run A:
==> flow/design.v (excerpt) <==
module main(
    input wire clk,
    input wire rst,
    input wire [3:0] sensor,
    input wire [2:0] sw,
    output wire [1:0] servo
    );
wire [7:0] Servo_R;
wire [7:0] Servo_L;
wire clk_40MHz;
wire clk_1KHz;
wire clk_100MHz;
wire tick_40MHz;
wire tick_1KHz;
wire [10:0] pid_output, position;
servo_handler my_servo (
    .clk(clk_100MHz),
    .en(tick_1KHz),
    .rst(rst),
    .servo_l(Servo_L),
    .servo_r(Servo_R),
    .pid_output(pid_output)
);       
servo_to_PWM my_PWM(
    .clk(clk_100MHz),
    .rst(rst),
    .servo_L(Servo_L),
    .servo_R(Servo_R),
    .PWM_L(servo[0]),
    .PWM_R(servo[1])
);
clock_managment_unit my_clk(
.clk(clk),
.rst(rst),
.clk_100MHz(clk_100MHz),
.clk_40MHz(clk_40MHz),
.clk_1KHz(clk_1KHz),
.tick_40MHz(tick_40MHz),
.tick_1KHz(tick_1KHz)
);
pid my_pid(
    .kp_sw(sw[0]),
    .ki_sw(sw[1]),
    .kd_sw(sw[2]),
    .clk(clk_100MHz),
    .en(tick_40MHz),
    .rst(rst),
    .position(position),
  ...
export LEC_CHECK = 0
export ABC_AREA = 0
export CAP_MARGIN = 20
export CORE_MARGIN = 2
export CORE_UTILIZATION = 72
export CTS_CLUSTER_DIAMETER = 336
export CTS_CLUSTER_SIZE = 98
export SLEW_MARGIN = 20
create_clock -name core_clock -period 6.59 [get_ports {clk}]
run.sh (not shown) runs the stock make flow with config.mk's settings and CLKGATE_MAP_FILE=.
Run status, run A: aborted in 5_1_grt, error GRT-0116
[inputs] run B vs run A
Settings: CORE_UTILIZATION changed from 72 to 40; ABC_AREA removed (was 0); CTS_CLUSTER_SIZE removed (was 98); CTS_CLUSTER_DIAMETER removed (was 336); the clock period (ns, I/O delays scaled along) changed from 6.59 to 14.0.
--- outcome ---
Run B went all the way through the flow, and no timing, DRC or antenna check failed.
Run B against run A: post-detailed-placement half-perimeter wirelength lower, cell area reported after detailed placement lower, hold-fix buffer count after cts roughly the same.
[compare] base=run A new=run B: cell row count shows an increase of 35%, initial cell density of the core down 33 points, die area went up, worst setup slack after placement went up 5.64 ns.
Area inside the core boundary delta for run B relative to run A: 80% higher
Run B against run A: post-CTS setup-driven buffer insertion count dropped 29, horizontal extent of the die went up by 33%.
Changes in run C relative to run B:
Settings: SETUP_SLACK_MARGIN: unset -> -1.4; CTS_CLUSTER_DIAMETER: unset -> 100; CTS_CLUSTER_SIZE: unset -> 100.
==> results <==
The flow for run C finished, though final verification flagged negative setup slack.
Number of cells in the design after placement came out exactly the same in run C and run B.
Run comparison: run C worst setup path startpoint my_pid.error_dif[9]; run B worst setup path startpoint my_pid.error_dif[2]
In the reports for run C and run B, the smaller worst-margin pin slew belongs to run C.
Run B → run C: total number of vias fell by 95; multi-input gate share of the layout cell area lost 0.18 points; clock skew held steady; fraction of the cycle the final worst path needs picked up an extra 5.5 points.
Relative to run C, the following input files were edited for run D:
Settings: putting PLACE_DENSITY_LB_ADDON at 0.13 where nothing was set; putting CELL_PAD_IN_SITES_GLOBAL_PLACEMENT at 2 where nothing was set; clearing SETUP_SLACK_MARGIN, which used to be -1.4; clearing CTS_CLUSTER_SIZE, which used to be 100; clearing CTS_CLUSTER_DIAMETER, which used to be 100; putting MIN_ROUTING_LAYER at met2 where nothing was set; putting TNS_END_PERCENT at 90 where nothing was set.
## What came out
The final report for run D shows a completed flow and a layout that fails verification, specifically design-rule violations.
First-pass GRT wire length for run D: 9400 µm up relative to run C
Relative to run C, the final area of run D is higher by 5.6%.
Re final cell count: run C and run D aren't equal, and the lower value belongs to run C.
Diff run C -> run D: yosys stat chip area shows no meaningful change, minimum setup slack in the final design shows an increase of 0.84 ns, fmax shows an increase of about 6%.
NOTE: post-placement cell count in run D exceeds that of run C
Edits applied to the flow inputs when going from run D to run E:
Settings: PLACE_DENSITY_LB_ADDON changed from 0.13 to 0.25; CELL_PAD_IN_SITES_GLOBAL_PLACEMENT removed (was 2); MIN_ROUTING_LAYER removed (was met2); ABC_AREA newly set to 1; CTS_CLUSTER_SIZE newly set to 51; CORE_UTILIZATION changed from 40 to 72; TNS_END_PERCENT removed (was 90).
==> results <==
Run E | stages: all done | timing, DRC, antenna: all pass
Cell area after placement of run E falls short of that of run D by a few percent.
Final hold slack on run E is ahead of run D.
The run with more setup slack is run E; run D has less.
[compare] base=run D new=run E: routed length on met3 lower, routed length per placed instance went down, area of the core region now smaller.
Looking at maximum single-stage delay on the critical path, run E sits below run D.
Utilization run D -> run E: up
### run E -> run F
Settings: an added MIN_ROUTING_LAYER of met1; a deleted CTS_CLUSTER_SIZE that had been 51; an added MAX_ROUTING_LAYER of met5; an added HOLD_SLACK_MARGIN of 0.24; an added CELL_PAD_IN_SITES_GLOBAL_PLACEMENT of 2; a deleted ABC_AREA that had been 1; an added CELL_PAD_IN_SITES_DETAIL_PLACEMENT of 0; a change of PLACE_DENSITY_LB_ADDON from 0.25 to 0.13; an added CORE_ASPECT_RATIO of 1.92; an added TNS_END_PERCENT of 100; a change of CORE_UTILIZATION from 72 to 29.
## What came out
Per the final summary, run F finished and its layout is clean on timing, DRC and antenna.
Sort run F and run E by combinational share of cell area, ascending, and run F comes first.
Delta (run F minus run E): detailed-routed wire length on met3 went down 64%, wire length of the first global-routing pass +24,000 µm, final area grew by about 16%.
Compared with run E, run F shows synthesized cell count that has gone down by more than 10%.

========
build 76:
The RTL this note starts from:
==> flow/design.v <==
`timescale 1ns / 1ps
module frequency_divider
    # ( parameter
        freq = 1000
    )
    (
        input  wire clk100MHz,  
        input  wire rst,        
        output reg  clk_div,    
        output wire tick        
    );
    localparam LOOP_COUNTER_AT = 100_000_000 / freq / 2 ;
    reg [clog2(LOOP_COUNTER_AT)-1:0] count;
    always @( posedge(clk100MHz) )
    begin
        if(rst)
        begin : counter_reset
            count   <= 0;
            clk_div <= 1'b0;
        end
        else
        begin : counter_operate
            if (count == (LOOP_COUNTER_AT - 1))
            begin : counter_loop
                count   <= 0;
                clk_div <= ~clk_div;
            end
            else
            begin : counter_increment
                count   <= count + 1;
                clk_div <= clk_div;
            end
        end
    end
    assign tick = (count == (LOOP_COUNTER_AT - 1)) && !clk_div;
    function integer clog2(input integer number);
        begin
            clog2 = 0;
            while (number)
            begin
                clog2  = clog2 + 1;
                number = number >> 1;
            end
        end
    endfunction
endmodule
`timescale 1ns / 1ps
module clock_managment_unit(
    input wire clk,
    input wire rst,
    output wire clk_100MHz,
    output wire clk_40MHz,
    output wire clk_1KHz,
    output wire tick_40MHz,   
    output wire tick_1KHz     
    );
    frequency_divider 
    #(
        .freq(1000000)   
    )    
    my_1K_divider(
        .clk100MHz(clk),
        .rst(rst),
        .clk_div(clk_1KHz),
        .tick(tick_1KHz)
    );
    frequency_divider 
    #(
        .freq(40000000)
    )    
    my_40M_divider(
        .clk100MHz(clk),
        .rst(rst),
        .clk_div(clk_40MHz),
        .tick(tick_40MHz)
    );
     assign clk_100MHz =clk;
endmodule
`timescale 1ns / 1ps
module sensor_handler(
    input wire clk,
    input wire rst,
    input wire [3:0] sensors,
    output reg [10:0] position
    );
reg [10:0] position_nxt;
always @(posedge clk) begin
    if(rst)
        position <= 0;
    else 
        position <= position_nxt;
end
always @(*) begin
    case(sensors)
    4'b1001:    position_nxt = 500;
    4'b0111:    position_nxt = 1000;
    4'b0011:    position_nxt = 750;
    4'b1110:    position_nxt = 1;
    4'b1100:    position_nxt = 250;
    4'b1011:    position_nxt = 625;
    4'b1101:    position_nxt = 375;
    4'b0001:    position_nxt = 666;
    4'b1000:    position_nxt = 333;
    default:    position_nxt = 1023;    
endcase
end
endmodule
`timescale 1ns / 1ps
module pid(
    input wire clk,
    input wire en,   
    input wire rst,
    input wire [10:0] position,
    input wire kp_sw, ki_sw, kd_sw,  
    output reg [10:0] pid_output
    );
reg signed [10:0] error, error_nxt, error_sum, error_sum_nxt, error_dif, error_dif_nxt, error_prev;
reg signed [12:0] p, p_nxt, i, i_nxt, d, d_nxt;
reg signed [10:0] output_loaded_nxt, output_buf, output_buf_nxt;
localparam  
    K_P      = 1,
    K_P_DEN  = 2,
    K_I      = 5,
    K_I_DEN  = 100,
    K_D      = 1,
    K_D_DEN  = 200,
    TIME_DIV = 100;
always @(posedge clk) begin
    if(rst) begin
        error         <= 0;
        error_sum     <= 0;
        error_dif     <= 0;
        error_prev    <= 0;
        p             <= 0;
        i             <= 0;
        d             <= 0;
        output_buf    <= 0;
        pid_output    <= 0;
    end
    else if(en) begin 
        error         <= error_nxt;
        error_sum     <= error_sum_nxt;
        error_dif     <= error_dif_nxt;
        error_prev    <= error;
        p             <= p_nxt;
        i             <= i_nxt;
        d             <= d_nxt;
        output_buf    <= output_buf_nxt;
        pid_output    <= output_loaded_nxt;
    end
end
always @(*) begin
    error_nxt = 500 - position;
    error_sum_nxt = (error == 0) ? 0 : (error_sum + error);
    error_dif_nxt = error - error_prev;
    p_nxt = kp_sw ? (K_P * error)/K_P_DEN : 0;
    i_nxt = ki_sw ? (K_I * error_sum)/(TIME_DIV * K_I_DEN) : 0;
    d_nxt = kd_sw ? (K_D * error_dif * TIME_DIV)/K_D_DEN : 0;
    output_buf_nxt = p + i + d + 500;
    if(output_buf < 0) output_loaded_nxt = 0;
    else if(output_buf > 1000) output_loaded_nxt = 0;
    else output_loaded_nxt = output_buf;
end
endmodule
`timescale 1ns / 1ps
module servo_handler(
    input  wire clk,
    input  wire en,   
    input  wire rst,
    input  wire [10:0] pid_output,
    output reg  [7:0] servo_l,
    output reg  [7:0] servo_r
    );
reg [7:0] servo_l_nxt;
reg [7:0] servo_r_nxt;
reg [3:0] state,state_nxt;
reg [20:0] counter,counter_nxt;
reg [10:0] pid_buf;
localparam        
    idle              = 3'b000,
    turn_left         = 3'b001,
    turn_right        = 3'b010,
    stop              = 3'b111,
    servo_l_on        = 8'd157,
    servo_r_on        = 8'd137,
    servo_off         = 1'd0;
always @(posedge clk) begin
    if(rst) begin
        servo_l <=0;
        servo_r <=0;
        state   <=0;
        counter <=0;
        pid_buf <=0;
    end
    else if(en) begin
        servo_l <= servo_l_nxt;
        servo_r <= servo_r_nxt;
        state   <= state_nxt;
        counter <= counter_nxt;
        pid_buf <= pid_output;
    end
end
always @(*) begin
    servo_l_nxt = 0;
    servo_r_nxt = 0;
    counter_nxt = 0;
    case (state)
        idle: begin 
            counter_nxt=0;          
            if(pid_buf == 239) begin
                state_nxt =stop;
            end
            else if(pid_buf > 500) begin
                state_nxt=turn_left;
            end  
            else if(pid_buf < 500) begin
                state_nxt=turn_right;
            end
            else begin
                state_nxt=idle;
                servo_l_nxt = servo_l_on;
                servo_r_nxt = servo_r_on; 
            end    
        end      
        turn_right: begin
            counter_nxt=counter+1;
            servo_l_nxt = servo_l_on;
            servo_r_nxt =servo_off;
            if(counter >= pid_buf)
                state_nxt=idle;
            else
                state_nxt=turn_right;
        end
        turn_left: begin
            counter_nxt=counter+1;
            servo_l_nxt = servo_off;
            servo_r_nxt =servo_r_on;
            if(pid_buf < 500 || counter >= pid_buf - 500)
                state_nxt=idle;
            else
                state_nxt=turn_left;
        end
        stop: begin
            servo_l_nxt = servo_off;
            servo_r_nxt =servo_off;
            if(pid_buf == 239)
                state_nxt =stop;
            else 
                state_nxt=idle;
        end     
        default: state_nxt=idle;        
    endcase    
end
endmodule
`timescale 1ns / 1ps
module servo_to_PWM(
   input wire clk,
   input wire rst,
   input wire [7:0] servo_L,
   input wire [7:0] servo_R,
   output reg PWM_L,
   output reg PWM_R
   );
reg PWM_L_nxt;
reg PWM_R_nxt;
reg [19:0] counter,counter_nxt;
reg [20:0] servo_l_mul,servo_r_mul;
reg [7:0] servo_L_buf, servo_R_buf;
always@ (posedge clk) begin
   if(rst) begin
      counter <=0;
      PWM_L   <=0;
      PWM_R   <=0;
   end
   else begin
      counter <=counter_nxt;
      PWM_L   <=PWM_L_nxt;
      PWM_R   <=PWM_R_nxt;
   end
end 
always @* begin
   servo_l_mul =servo_L *1000;
   servo_r_mul =servo_R *1000;
   counter_nxt = counter+1;
   if(counter > 1000000) begin
      counter_nxt=0;
   end
   if(counter > servo_l_mul) begin
      PWM_L_nxt=0;
   end
   else begin
      PWM_L_nxt =1;
   end
   if(counter >servo_r_mul) begin
      PWM_R_nxt=0;
   end
   else begin
      PWM_R_nxt =1;
   end
end 
endmodule
`timescale 1ns / 1ps
module main(
    input wire clk,
    input wire rst,
    input wire [3:0] sensor,
    input wire [2:0] sw,
    output wire [1:0] servo
    );
wire [7:0] Servo_R;
wire [7:0] Servo_L;
wire clk_40MHz;
wire clk_1KHz;
wire clk_100MHz;
wire tick_40MHz;
wire tick_1KHz;
wire [10:0] pid_output, position;
servo_handler my_servo (
    .clk(clk_100MHz),
    .en(tick_1KHz),
    .rst(rst),
    .servo_l(Servo_L),
    .servo_r(Servo_R),
    .pid_output(pid_output)
);       
servo_to_PWM my_PWM(
    .clk(clk_100MHz),
    .rst(rst),
    .servo_L(Servo_L),
    .servo_R(Servo_R),
    .PWM_L(servo[0]),
    .PWM_R(servo[1])
);
clock_managment_unit my_clk(
.clk(clk),
.rst(rst),
.clk_100MHz(clk_100MHz),
.clk_40MHz(clk_40MHz),
.clk_1KHz(clk_1KHz),
.tick_40MHz(tick_40MHz),
.tick_1KHz(tick_1KHz)
);
pid my_pid(
    .kp_sw(sw[0]),
    .ki_sw(sw[1]),
    .kd_sw(sw[2]),
    .clk(clk_100MHz),
    .en(tick_40MHz),
    .rst(rst),
    .position(position),
    .pid_output(pid_output)
);
sensor_handler my_sensors(
    .clk(clk_100MHz),
    .rst(rst),
    .sensors(sensor),
    .position(position)
);
endmodule
clock: 7.18 ns
lec_check: 0
abc_area: 1
cap_margin: 20
core_aspect_ratio: 0.71
core_margin: 2
core_utilization: 68
cts_cluster_diameter: 364
cts_cluster_size: 100
place_density: 0.36
setup_slack_margin: 1.6
slew_margin: 20
tns_end_percent: 10
Ran to the end and failed final checks on setup timing: build 76.
Setup changes, build 76 to build 4
# build 76
export LEC_CHECK = 0
export ABC_AREA = 1
export CAP_MARGIN = 20
export CORE_ASPECT_RATIO = 0.71
export CORE_MARGIN = 2
export CORE_UTILIZATION = 68
export CTS_CLUSTER_DIAMETER = 364
export CTS_CLUSTER_SIZE = 100
export PLACE_DENSITY = 0.36
export SETUP_SLACK_MARGIN = 1.6
export SLEW_MARGIN = 20
export TNS_END_PERCENT = 10
create_clock -name core_clock -period 7.18 [get_ports {clk}]
# build 4
export LEC_CHECK = 0
export ABC_AREA = 1
export CAP_MARGIN = 20
export CORE_MARGIN = 2
export CORE_UTILIZATION = 57
export SLEW_MARGIN = 20
create_clock -name core_clock -period 10.1 [get_ports {clk}]
Findings:
- FAIL for each of build 76 and build 4
- The flow for build 76 finished, though final verification flagged setup timing.
- Build 76 → build 4: floorplan die area went up 4700 sq um, combinational share of cell area lower, largest stage delay on the critical path has decreased.
Setup changes, build 4 to build 91
# build 4
export LEC_CHECK = 0
export ABC_AREA = 1
export CAP_MARGIN = 20
export CORE_MARGIN = 2
export CORE_UTILIZATION = 57
export SLEW_MARGIN = 20
create_clock -name core_clock -period 10.1 [get_ports {clk}]
# build 91
export LEC_CHECK = 0
export CAP_MARGIN = 20
export CORE_MARGIN = 2
export CORE_UTILIZATION = 40
export CTS_CLUSTER_SIZE = 100
export SETUP_SLACK_MARGIN = -1.4
export SLEW_MARGIN = 20
create_clock -name core_clock -period 14.0 [get_ports {clk}]
Results
Build 91 had finished all stages when the layout checks came back failing, citing setup timing.
Diff build 4 -> build 91: netlist area before placement grew by 2.7%, die size now larger.
Row portion of the clock cycle consumed by the worst path in the final layout: build 91 lower / build 4 higher
Going from build 4 to build 91, actual transition at the worst max-transition pin grew by 0.063 ns, synthesized-area fraction occupied by xor and xnor cells went up 4.0 points, non-clock buffer count decreased 316.
The inputs of build 6 differ from those of build 91 as listed below.
# build 91
export LEC_CHECK = 0
export CAP_MARGIN = 20
export CORE_MARGIN = 2
export CORE_UTILIZATION = 40
export CTS_CLUSTER_SIZE = 100
export SETUP_SLACK_MARGIN = -1.4
export SLEW_MARGIN = 20
create_clock -name core_clock -period 14.0 [get_ports {clk}]
# build 6
export LEC_CHECK = 0
export CAP_MARGIN = 20
export CELL_PAD_IN_SITES_DETAIL_PLACEMENT = 0
export CELL_PAD_IN_SITES_GLOBAL_PLACEMENT = 2
export CORE_ASPECT_RATIO = 1.92
export CORE_MARGIN = 2
export CORE_UTILIZATION = 29
export HOLD_SLACK_MARGIN = 0.24
export MAX_ROUTING_LAYER = met4
export MIN_ROUTING_LAYER = met1
export PLACE_DENSITY_LB_ADDON = 0.25
export SETUP_SLACK_MARGIN = 3.78
export SLEW_MARGIN = 20
export TNS_END_PERCENT = 100
create_clock -name core_clock -period 14.0 [get_ports {clk}]
[summary]
Build 6 finished end to end and its layout was clean on timing, DRC and antenna. Comparing build 6 and build 91, the lower die size was measured on build 91. Build 6 vs build 91 — synthesis-to-finish area growth rose 17 points. Going from build 91 to build 6, length of the first detailed-routing pass in iterations grows by 1. Remaining antenna violation count after routing: build 91 vs build 6 identical. Build 6 vs. build 91: via count went up by 742. [compare] base=build 91 new=build 6: tapcell count grew by 39%. Compared to build 91, the routing of build 6 uses more wire.
Input changes introduced in build 7 (baseline for comparison: build 6):
# build 6
export LEC_CHECK = 0
export CAP_MARGIN = 20
export CELL_PAD_IN_SITES_DETAIL_PLACEMENT = 0
export CELL_PAD_IN_SITES_GLOBAL_PLACEMENT = 2
export CORE_ASPECT_RATIO = 1.92
export CORE_MARGIN = 2
export CORE_UTILIZATION = 29
export HOLD_SLACK_MARGIN = 0.24
export MAX_ROUTING_LAYER = met4
export MIN_ROUTING_LAYER = met1
export PLACE_DENSITY_LB_ADDON = 0.25
export SETUP_SLACK_MARGIN = 3.78
export SLEW_MARGIN = 20
export TNS_END_PERCENT = 100
create_clock -name core_clock -period 14.0 [get_ports {clk}]
# build 7
export LEC_CHECK = 0
export ABC_AREA = 1
export CAP_MARGIN = 25
export CORE_ASPECT_RATIO = 1.8
export CORE_MARGIN = 7
export CORE_UTILIZATION = 42
export CTS_CLUSTER_DIAMETER = 95
export CTS_CLUSTER_SIZE = 53
export GPL_ROUTABILITY_DRIVEN = 0
export MIN_ROUTING_LAYER = met1
export PLACE_DENSITY_LB_ADDON = 0.24
export SETUP_SLACK_MARGIN = 0.98
export SLEW_MARGIN = 15
export TNS_END_PERCENT = 70
create_clock -name core_clock -period 14.0 [get_ports {clk}]
Results
Per the final summary, build 7 finished and its layout is clean on timing, DRC and antenna. Build 7 vs build 6: initial core utilization up. Side by side, final cycle utilization of the critical path turned out higher in build 7 than in build 6. Diff build 6 -> build 7: worst setup slack lower; routed wire length shrank by 22%; post-placement worst setup slack climbed 0.72 ns. Summary — post-synthesis instance area, build 7 relative to build 6: lower, by 2.6%. Sort build 7 and build 6 by post-synthesis simple-gate area fraction, descending, and build 7 comes first.
For build 50, these inputs were changed with respect to build 7:
# build 7
export LEC_CHECK = 0
export ABC_AREA = 1
export CAP_MARGIN = 25
export CORE_ASPECT_RATIO = 1.8
export CORE_MARGIN = 7
export CORE_UTILIZATION = 42
export CTS_CLUSTER_DIAMETER = 95
export CTS_CLUSTER_SIZE = 53
export GPL_ROUTABILITY_DRIVEN = 0
export MIN_ROUTING_LAYER = met1
export PLACE_DENSITY_LB_ADDON = 0.24
export SETUP_SLACK_MARGIN = 0.98
export SLEW_MARGIN = 15
export TNS_END_PERCENT = 70
create_clock -name core_clock -period 14.0 [get_ports {clk}]
# build 50
export LEC_CHECK = 0
export CAP_MARGIN = 20
export CORE_MARGIN = 2
export CORE_UTILIZATION = 40
export CTS_CLUSTER_DIAMETER = 103
export CTS_CLUSTER_SIZE = 100
export SETUP_SLACK_MARGIN = -1.4
export SLEW_MARGIN = 20
create_clock -name core_clock -period 14.0 [get_ports {clk}]
--- outcome ---
To summarise build 50: no stage aborted, but the layout did not pass its checks, failing on setup timing. Re count of endpoints failing hold in the final timing report: no difference whatsoever between build 7 and build 50. Chip area: build 50 better than build 7. The run showing the smaller iteration tally of the first detailed-router pass is build 7. Core utilization: build 50 and build 7 compared, lower one is build 50. Going from build 7 to build 50, the area of the multi-input gates was found to have gone up by about 10%. Clock skew delta (build 50 -> build 7): insignificant. Comparing build 50 and build 7, the higher share of synthesized cell area in and, or, nand and nor gates is on build 7. Going from build 7 to build 50, sequential share of layout area fell 0.18 points; count of clock-buffer cells in the layout about even; wire length rose about 1.6%; highest clock frequency the design can meet fell about 14%.
